run A:
==> flow/design.v <==
`timescale 1ns/1ps
`default_nettype none
module adder_1(a, b, c_in, sum, c_out);
input wire a, b, c_in;
output logic sum, c_out;
logic sum0;
logic sum1;
logic carry0;
logic carry1;
always_comb begin
  sum0 = a ^ b;
  sum = sum0 ^ c_in;
  carry0 = a & b;
  carry1 = sum0 & c_in;
  c_out = carry1 | carry0; 
end
endmodule
`timescale 1ns/1ps
`default_nettype none
module eight_input_adder(neighbors, sum);
input  wire [7:0] neighbors;
output logic [3:0] sum;
logic s1, c1, s2, c2, s3, c3, c4, s4, c5, c6;
adder_1 FA1 (.a(neighbors[0]), .b(neighbors[1]), .c_in(neighbors[2]), .sum(s1), .c_out(c1));
adder_1 FA2 (.a(neighbors[3]), .b(neighbors[4]), .c_in(neighbors[5]), .sum(s2), .c_out(c2));
adder_1 FA3 (.a(s1), .b(s2), .c_in(neighbors[6]), .sum(s3), .c_out(c3));
adder_1 HA1 (.a(s3), .b(neighbors[7]), .c_in(1'b0), .sum(sum[0]), .c_out(c4));
adder_1 FA4 (.a(c1), .b(c2), .c_in(c3), .sum(s4), .c_out(c5));
adder_1 HA2 (.a(s4), .b(c4), .c_in(1'b0), .sum(sum[1]), .c_out(c6));
adder_1 HA3 (.a(c5), .b(c6), .c_in(1'b0), .sum(sum[2]), .c_out(sum[3]));
endmodule
module equality_comparator(a, b, out);
input wire [3:0] a;
input wire [3:0] b;
output logic out;
logic [3:0] xor_out;
always_comb begin
    xor_out = a ^ b;
    out = ~xor_out[0] & ~xor_out[1] & ~xor_out[2] & ~xor_out[3];
end
endmodule
`default_nettype none
`timescale 1ns/1ps
module conway_cell(clk, rst, ena, state_0, state_d, state_q, neighbors);
input wire clk;
input wire rst;
input wire ena;
input wire state_0;
output logic state_d;
output logic state_q;
input wire [7:0] neighbors;
logic [3:0] sum;
eight_input_adder eight_input_adder_inst (.neighbors(neighbors), .sum(sum));
logic three_neighbors;
logic two_neighbors;
logic two_or_three_neighbors;
equality_comparator two_neighbors_comparator (.a(sum), .b(4'b0010), .out(two_neighbors));
equality_comparator three_neighbors_comparator (.a(sum), .b(4'b0011), .out(three_neighbors));
always_comb begin
	two_or_three_neighbors = three_neighbors | two_neighbors;
	state_d = (~ state_q & three_neighbors) | (state_q & two_or_three_neighbors);
end
always_ff @(posedge clk) begin : delay
	state_q <= rst ? state_0 : (ena ? state_d : state_q);
end 
endmodule
`default_nettype none  
module main(clk, rst, ena, state_0, cells);
parameter N = 16;  
parameter M = N + 2;  
input wire clk;
input wire rst;
input wire ena;
input wire [N*N-1:0] state_0;
output logic [N*N-1:0] cells;
wire [M*M-1:0] bordered_cells_q;  
wire [M*M-1:0] bordered_cells_d;
logic [M*M-1:0] bordered_cells_0;  
function int cell_index(int i, int j);
  cell_index = M*j + i;
endfunction
generate
  genvar i;
  genvar j;
  for (i = 0; i < M; i = i + 1) begin : cells_x
    for (j = 0; j < M; j = j + 1) begin : cells_y
      if ( (i > 0) && (i < (M-1)) && (j > 0) && (j < (M-1)) ) begin
        assign bordered_cells_0[cell_index(i, j)] = state_0[N*(j-1) + (i-1)];
        conway_cell CELL(
          .clk(clk), .rst(rst), .ena(ena),
          .neighbors({
            bordered_cells_q[cell_index(i-1, j-1)],
            bordered_cells_q[cell_index(i-1, j  )],
            bordered_cells_q[cell_index(i-1, j+1)],
            bordered_cells_q[cell_index(i  , j+1)],
            bordered_cells_q[cell_index(i+1, j+1)],
            bordered_cells_q[cell_index(i+1, j  )],
            bordered_cells_q[cell_index(i+1, j-1)],
            bordered_cells_q[cell_index(i  , j-1)]
          }),
          .state_0(bordered_cells_0[cell_index(i, j)]),
          .state_d(bordered_cells_d[cell_index(i, j)]),
          .state_q(bordered_cells_q[cell_index(i, j)])
        );
      end else begin  
        assign bordered_cells_0[cell_index(i,j)] = 1'b0;
        assign bordered_cells_q[cell_index(i,j)] = bordered_cells_0[cell_index(i,j)];
        assign bordered_cells_d[cell_index(i,j)] = 0;
      end
    end
  end
  for (i = 0; i < N; i = i + 1) begin : unborder
    always_comb begin
        cells[N*(i+1)-1:N*i] = bordered_cells_q[M*(i+2)-2:M*(i+1)+1];
    end
  end
endgenerate
endmodule
`default_nettype wire  
clock: 3.96 ns
lec_check: 0
cap_margin: 20
core_margin: 2
core_utilization: 72
cts_cluster_diameter: 376
cts_cluster_size: 95
place_density: 0.43
setup_slack_margin: 1.11
slew_margin: 20
run.sh (not shown) runs the stock make flow with config.mk's settings and CLKGATE_MAP_FILE=.
Run A did not finish: a tool error stopped it during 5_1_grt.
For run B, these inputs were changed with respect to run A:
Settings: CORE_UTILIZATION: 72 -> 70; SETUP_SLACK_MARGIN: 1.11 -> 0.87; PLACE_DENSITY: 0.43 -> unset; CTS_CLUSTER_SIZE: 95 -> 37; CTS_CLUSTER_DIAMETER: 376 -> unset; MAX_ROUTING_LAYER: unset -> met4; the clock period (ns, I/O delays scaled along): 3.96 -> 3.29.
==> comparison <==
- Tool error DPL-0038 stopped run B during 5_1_grt; no final results.
- Run A -> run B: count of mapped cells out of synthesis delta 0, exact match
- Compared with run A, run B shows a higher die area.
- On number of input and output port buffers inserted, run B and run A are neck and neck.
- Run B vs run A — core utilization before placement dropped 1.7 points.
- Run A has lower sum of net half-perimeters after detailed placement than run B.
- Looking at core area, run B sits above run A.
- Going from run A to run B, flip-flop and latch count after synthesis about even; area of placed instances rose about 7%; number of cells after detailed placement rose 467.
Inputs modified between run B and run C:
Settings: setting PLACE_DENSITY_LB_ADDON to 0.0 for the first time; changing CTS_CLUSTER_SIZE from 37 to 10; removing SETUP_SLACK_MARGIN (formerly 0.87); changing CORE_UTILIZATION from 70 to 71; removing MAX_ROUTING_LAYER (formerly met4); changing the clock period (ns, I/O delays scaled along) from 3.29 to 3.63.
--- outcome ---
~same post-synthesis cell type count in run B and run C
Comparing run B and run C, the lower total instance count after detailed placement is on run C.
Going from run B to run C, final weighted congestion of routability-driven global placement shrank by a few percent.
Die area improves in run C relative to run B.
Height of the die in run C vs run B: down 0.70%
Number of setup buffers added after CTS: run C vs run B down 305
On sum of net half-perimeters after detailed placement, the lower figure sits with run C, not run B.
[run C vs run B] core utilization before placement: higher in run C
Both conditions hold for run C: the flow ran to the end and the final layout passed the timing, design-rule and antenna checks.
Inputs modified between run C and run D:
Settings: PLACE_DENSITY_LB_ADDON no longer set, was 0.0; CTS_CLUSTER_SIZE no longer set, was 10; PLACE_DENSITY now 0.6, previously not set; MAX_ROUTING_LAYER now met4, previously not set; CORE_UTILIZATION now 68, was 71; the clock period (ns, I/O delays scaled along) now 3.22, was 3.63.
Findings:
Run D never completed; the flow aborted with a tool error in 5_1_grt.
Compared with run C, run D shows global placement routability congestion that has gone up by a few percent.
Comparing run D with run C, the count of different cell masters after synthesis came out essentially unchanged.
Run D gives more overall die area than run C did.
Run D vs run C — die height climbed by a few percent
The worst-case setup slack after placement of run D is lower than that of run C.
[inputs] run E vs run D
Settings: setting CTS_CLUSTER_SIZE to 100 for the first time; removing MAX_ROUTING_LAYER (formerly met4); setting CTS_CLUSTER_DIAMETER to 400 for the first time; changing CORE_UTILIZATION from 68 to 72; changing the clock period (ns, I/O delays scaled along) from 3.22 to 2.28.
Notes after the runs:
- Tool error GRT-0232 stopped run E during 5_1_grt; no final results.
- In the reports for run E and run D, the smaller row count belongs to run E.
- Run D → run E: floorplan-stage core utilization up 4.2 points; yosys-reported design area after synthesis flat; maximum level of the CTS H-tree fell 1; number of buffers inserted during clock tree synthesis has decreased.
- In run E relative to run D, x dimension of the die had gone down by a few percent.
- As far as aoi/oai-family share of the synthesized area goes, run E and run D are indistinguishable; the numbers are identical.
- Run E reports a lower post-cts repair resize count than run D does.
- The HPWL reported at the end of detailed placement of run D and that of run E are within noise of each other.

========
== run 1 ==
// main: RTL as listed in full above, without the edits since
==> flow/config.mk <==
export PLATFORM = sky130hd
export DESIGN_NAME = main
export DESIGN_NICKNAME = main
export VERILOG_FILES = /design/flow/design.v
export SDC_FILE = /design/flow/constraint.sdc
export NUM_CORES = 4
export LEC_CHECK = 0
export CAP_MARGIN = 20
export CORE_MARGIN = 2
export CORE_UTILIZATION = 52
export PLACE_DENSITY = 0.6
export SLEW_MARGIN = 20
==> flow/constraint.sdc <==
create_clock -name core_clock -period 6.99 [get_ports {clk}]
set_input_delay 1.3980 -clock core_clock [delete_from_list [all_inputs] [get_ports {clk}]]
set_output_delay 1.3980 -clock core_clock [all_outputs]
set_load 0.01 [all_outputs]
Relative to run 1, the following input files were edited for run 2:
- CORE_UTILIZATION: 52 -> 42
- the clock period (ns, I/O delays scaled along): 6.99 -> 3.66
## What came out
- Run 1 → run 2: number of cells after detailed placement grew by about 9%; synthesis-to-layout area growth grew by 6.6 points.
- Sequential share of layout area for run 2 is lower than for run 1.
- Looking only at die area, and setting everything else aside, the higher value of run 2 and run 1 goes to run 2.
- Run 2 vs. run 1: final design utilization lost 8.6 points; first-pass GRT wire length went up 14000 um; finished layout cell area now larger; register-to-register slack lower.
--- input diff run 2..run 3 ---
- MAX_ROUTING_LAYER newly set to met4
- SLEW_MARGIN changed from 20 to 25
- CORE_UTILIZATION changed from 42 to 62
- the clock period (ns, I/O delays scaled along) changed from 3.66 to 2.97
[summary]
Final checks on run 3, whose flow otherwise completed, came back failing, citing setup timing. The via count in run 2 is 0.893 times that in run 3. In the reports for run 3 and run 2, the larger wire length reported by the detailed router belongs to run 3. Taking run 2 over run 3, the width of the die ratio works out to 1.2. Diff run 2 -> run 3: multi-input combinational cell area now larger; height of the die now smaller. Run 3 reports a lower combinational share of cell area than run 2 does.
diff inputs: run 3 => run 4
- an added SETUP_SLACK_MARGIN of -0.21
- a deleted PLACE_DENSITY that had been 0.6
- a change of CORE_UTILIZATION from 62 to 70
- a change of SLEW_MARGIN from 25 to 20
- an added CTS_CLUSTER_SIZE of 37
- a change of the clock period (ns, I/O delays scaled along) from 2.97 to 3.29
--- outcome ---
- Run 4 vs run 3, critical path depth went down by 1.
- Nothing crashed in run 4 and all stages finished; the problem is that the final layout failed, the offending checks being setup timing.
- Taking run 3 as the reference, in run 4 worst path buffer plus inverter count fell by 1, minimum setup slack among reg-to-reg paths increased by 0.21 ns relative to the old numbers.

========
Starts from the design.v that is shown in full above.
==> flow/config.mk <==
export PLATFORM = sky130hd
export DESIGN_NAME = main
export DESIGN_NICKNAME = main
export VERILOG_FILES = /design/flow/design.v
export SDC_FILE = /design/flow/constraint.sdc
export NUM_CORES = 4
export LEC_CHECK = 0
export CAP_MARGIN = 20
export CORE_MARGIN = 2
export CORE_UTILIZATION = 70
export CTS_CLUSTER_SIZE = 37
export HOLD_SLACK_MARGIN = -0.1
export MAX_ROUTING_LAYER = met4
export PLACE_DENSITY = 0.62
export SETUP_SLACK_MARGIN = -0.2
export SLEW_MARGIN = 35
==> flow/constraint.sdc <==
create_clock -name core_clock -period 3.1 [get_ports {clk}]
set_input_delay 0.6200 -clock core_clock [delete_from_list [all_inputs] [get_ports {clk}]]
set_output_delay 0.6200 -clock core_clock [all_outputs]
set_load 0.01 [all_outputs]
The first run never finished: it broke off in 5_1_grt (ODB-0269).
==> next run, changes <==
CORE_UTILIZATION = 72   (was 70)
CTS_CLUSTER_SIZE = unset   (was 37)
HOLD_SLACK_MARGIN = unset   (was -0.1)
MAX_ROUTING_LAYER = unset   (was met4)
PLACE_DENSITY = unset   (was 0.62)
PLACE_DENSITY_LB_ADDON = 0.0   (was unset)
SETUP_SLACK_MARGIN = 0.35   (was -0.2)
SLEW_MARGIN = 20   (was 35)
clock period = 3.96 ns   (was 3.1 ns; I/O delays follow)
Outcome: With this change the flow finished with timing, DRC and antenna clean; synthesized cell count does not change; synthesized area stays the same; die size shrinks by a few percent.
==> next run, changes <==
ABC_AREA = 1   (was unset)
CORE_UTILIZATION = 70   (was 72)
CTS_CLUSTER_DIAMETER = 219   (was unset)
PLACE_DENSITY_LB_ADDON = 0.27   (was 0.0)
SETUP_SLACK_MARGIN = unset   (was 0.35)
clock period = 2.81 ns   (was 3.96 ns; I/O delays follow)
=> The changed run never finished: it broke off in 5_1_grt, error GRT-0232; synthesized area climbs by 4.4%; die area climbs by 7.2%; synthesized cell count climbs by 20%.

========
Starts from the design.v that is shown in full above.
Settings: LEC_CHECK=0, CAP_MARGIN=30, CORE_MARGIN=2, CORE_UTILIZATION=64, CTS_CLUSTER_DIAMETER=68, CTS_CLUSTER_SIZE=34, MAX_ROUTING_LAYER=met4, MIN_ROUTING_LAYER=met1, SLEW_MARGIN=20; clock period 2.23 ns.
The starting point completed and failed the layout checks on negative setup slack.
Next try:
==> flow/config.mk (replaced) <==
export PLATFORM = sky130hd
export DESIGN_NAME = main
export DESIGN_NICKNAME = main
export VERILOG_FILES = /design/flow/design.v
export SDC_FILE = /design/flow/constraint.sdc
export NUM_CORES = 4
export LEC_CHECK = 0
export ABC_AREA = 1
export CAP_MARGIN = 30
export CORE_MARGIN = 10
export CORE_UTILIZATION = 57
export CTS_CLUSTER_DIAMETER = 68
export CTS_CLUSTER_SIZE = 34
export MIN_ROUTING_LAYER = met2
export PLACE_DENSITY_LB_ADDON = 0.07
export SETUP_SLACK_MARGIN = 0.22
export SLEW_MARGIN = 20
The new run finished with negative setup slack left.
Via count went up by 46%.
Worst setup slack is better by 0.46 ns.
Sequential share of layout area went down by 0.25 points.
Next try:
==> flow/config.mk (replaced) <==
export PLATFORM = sky130hd
export DESIGN_NAME = main
export DESIGN_NICKNAME = main
export VERILOG_FILES = /design/flow/design.v
export SDC_FILE = /design/flow/constraint.sdc
export NUM_CORES = 4
export LEC_CHECK = 0
export CAP_MARGIN = 30
export CORE_MARGIN = 2
export CORE_UTILIZATION = 68
export CTS_CLUSTER_DIAMETER = 68
export CTS_CLUSTER_SIZE = 34
export MAX_ROUTING_LAYER = met4
export MIN_ROUTING_LAYER = met1
export SLEW_MARGIN = 20
==> flow/constraint.sdc (replaced) <==
create_clock -name core_clock -period 3.24 [get_ports {clk}]
set_input_delay 0.6480 -clock core_clock [delete_from_list [all_inputs] [get_ports {clk}]]
set_output_delay 0.6480 -clock core_clock [all_outputs]
set_load 0.01 [all_outputs]
Effect:
- This time the run failed in global routing on ODB-0269
- area after synthesis decreases by 4.2%
- die area decreases by about 27%
- synthesized cell count decreases by about 16%
Next try:
--- a/flow/config.mk
+++ b/flow/config.mk
@@ -6,10 +6,10 @@
 export NUM_CORES = 4
 export LEC_CHECK = 0
-export CAP_MARGIN = 30
+export CAP_MARGIN = 0
 export CORE_MARGIN = 2
-export CORE_UTILIZATION = 68
+export CORE_UTILIZATION = 72
 export CTS_CLUSTER_DIAMETER = 68
 export CTS_CLUSTER_SIZE = 34
-export MAX_ROUTING_LAYER = met4
 export MIN_ROUTING_LAYER = met1
+export SETUP_SLACK_MARGIN = -0.2
 export SLEW_MARGIN = 20
Now the flow completed and failed the layout checks on negative setup slack.
Die area falls by 5.5%.
Synthesized cell count stays the same.
Area after synthesis stays the same.

========
Starts from the design.v that is shown in full above.
make LEC_CHECK=0 CAP_MARGIN=20 CORE_ASPECT_RATIO=0.73 CORE_MARGIN=4 CORE_UTILIZATION=30 GPL_ROUTABILITY_DRIVEN=0 MAX_ROUTING_LAYER=met4 MIN_ROUTING_LAYER=met2 PLACE_DENSITY=0.6 SLEW_MARGIN=20 TNS_END_PERCENT=25 finish   # period 5.0 ns
Edit:
- CORE_ASPECT_RATIO: 0.73 -> unset
- CORE_MARGIN: 4 -> 2
- CORE_UTILIZATION: 30 -> 70
- CTS_CLUSTER_SIZE: unset -> 37
- GPL_ROUTABILITY_DRIVEN: 0 -> unset
- MIN_ROUTING_LAYER: met2 -> unset
- PLACE_DENSITY: 0.6 -> unset
- SETUP_SLACK_MARGIN: unset -> 0.88
- TNS_END_PERCENT: 25 -> unset
- clock period: 5.0 -> 3.29 ns (I/O delays scaled with it)
The new run never finished: it broke off in 5_1_grt with DPL-0038; die area went down by 58%; synthesized cell count stays the same; area after synthesis does not change.
Edit:
- CORE_UTILIZATION: 70 -> 45
- CTS_CLUSTER_SIZE: 37 -> unset
- MAX_ROUTING_LAYER: met4 -> unset
- PLACE_DENSITY: unset -> 0.6
- SETUP_SLACK_MARGIN: 0.88 -> unset
- clock period: 3.29 -> 3.66 ns (I/O delays scaled with it)
Outcome: The new run ran to the end with no violations. Synthesized area is unchanged. Die size climbs by 55%. Synthesized cell count is unchanged.
Edit:
- CORE_UTILIZATION: 45 -> 72
- PLACE_DENSITY: 0.6 -> unset
- PLACE_DENSITY_LB_ADDON: unset -> 0.0
- SETUP_SLACK_MARGIN: unset -> 0.53
- clock period: 3.66 -> 3.96 ns (I/O delays scaled with it)
Effect: Core utilization went up by 38 points; via count went up by about a fifth; fmax went down by a few percent; worst setup slack gets better by 0.20 ns.
Edit:
- CTS_CLUSTER_SIZE: unset -> 95
- PLACE_DENSITY: unset -> 0.43
- PLACE_DENSITY_LB_ADDON: 0.0 -> unset
- SETUP_SLACK_MARGIN: 0.53 -> 1.1
=>
- The changed run died in 5_1_grt with DPL-0038
- die area stays the same
- synthesized cell count stays the same
- synthesized area stays the same
Edit:
- CORE_UTILIZATION: 72 -> 63
- CTS_CLUSTER_SIZE: 95 -> unset
- MAX_ROUTING_LAYER: unset -> met4
- PLACE_DENSITY: 0.43 -> 0.6
- SETUP_SLACK_MARGIN: 1.1 -> unset
- SLEW_MARGIN: 20 -> 35
- clock period: 3.96 -> 3.1 ns (I/O delays scaled with it)
After rerunning: This time the run completed, yet does not pass: setup timing. Synthesized cell count does not change. Die size goes up by 14%. Synthesized area stays the same.
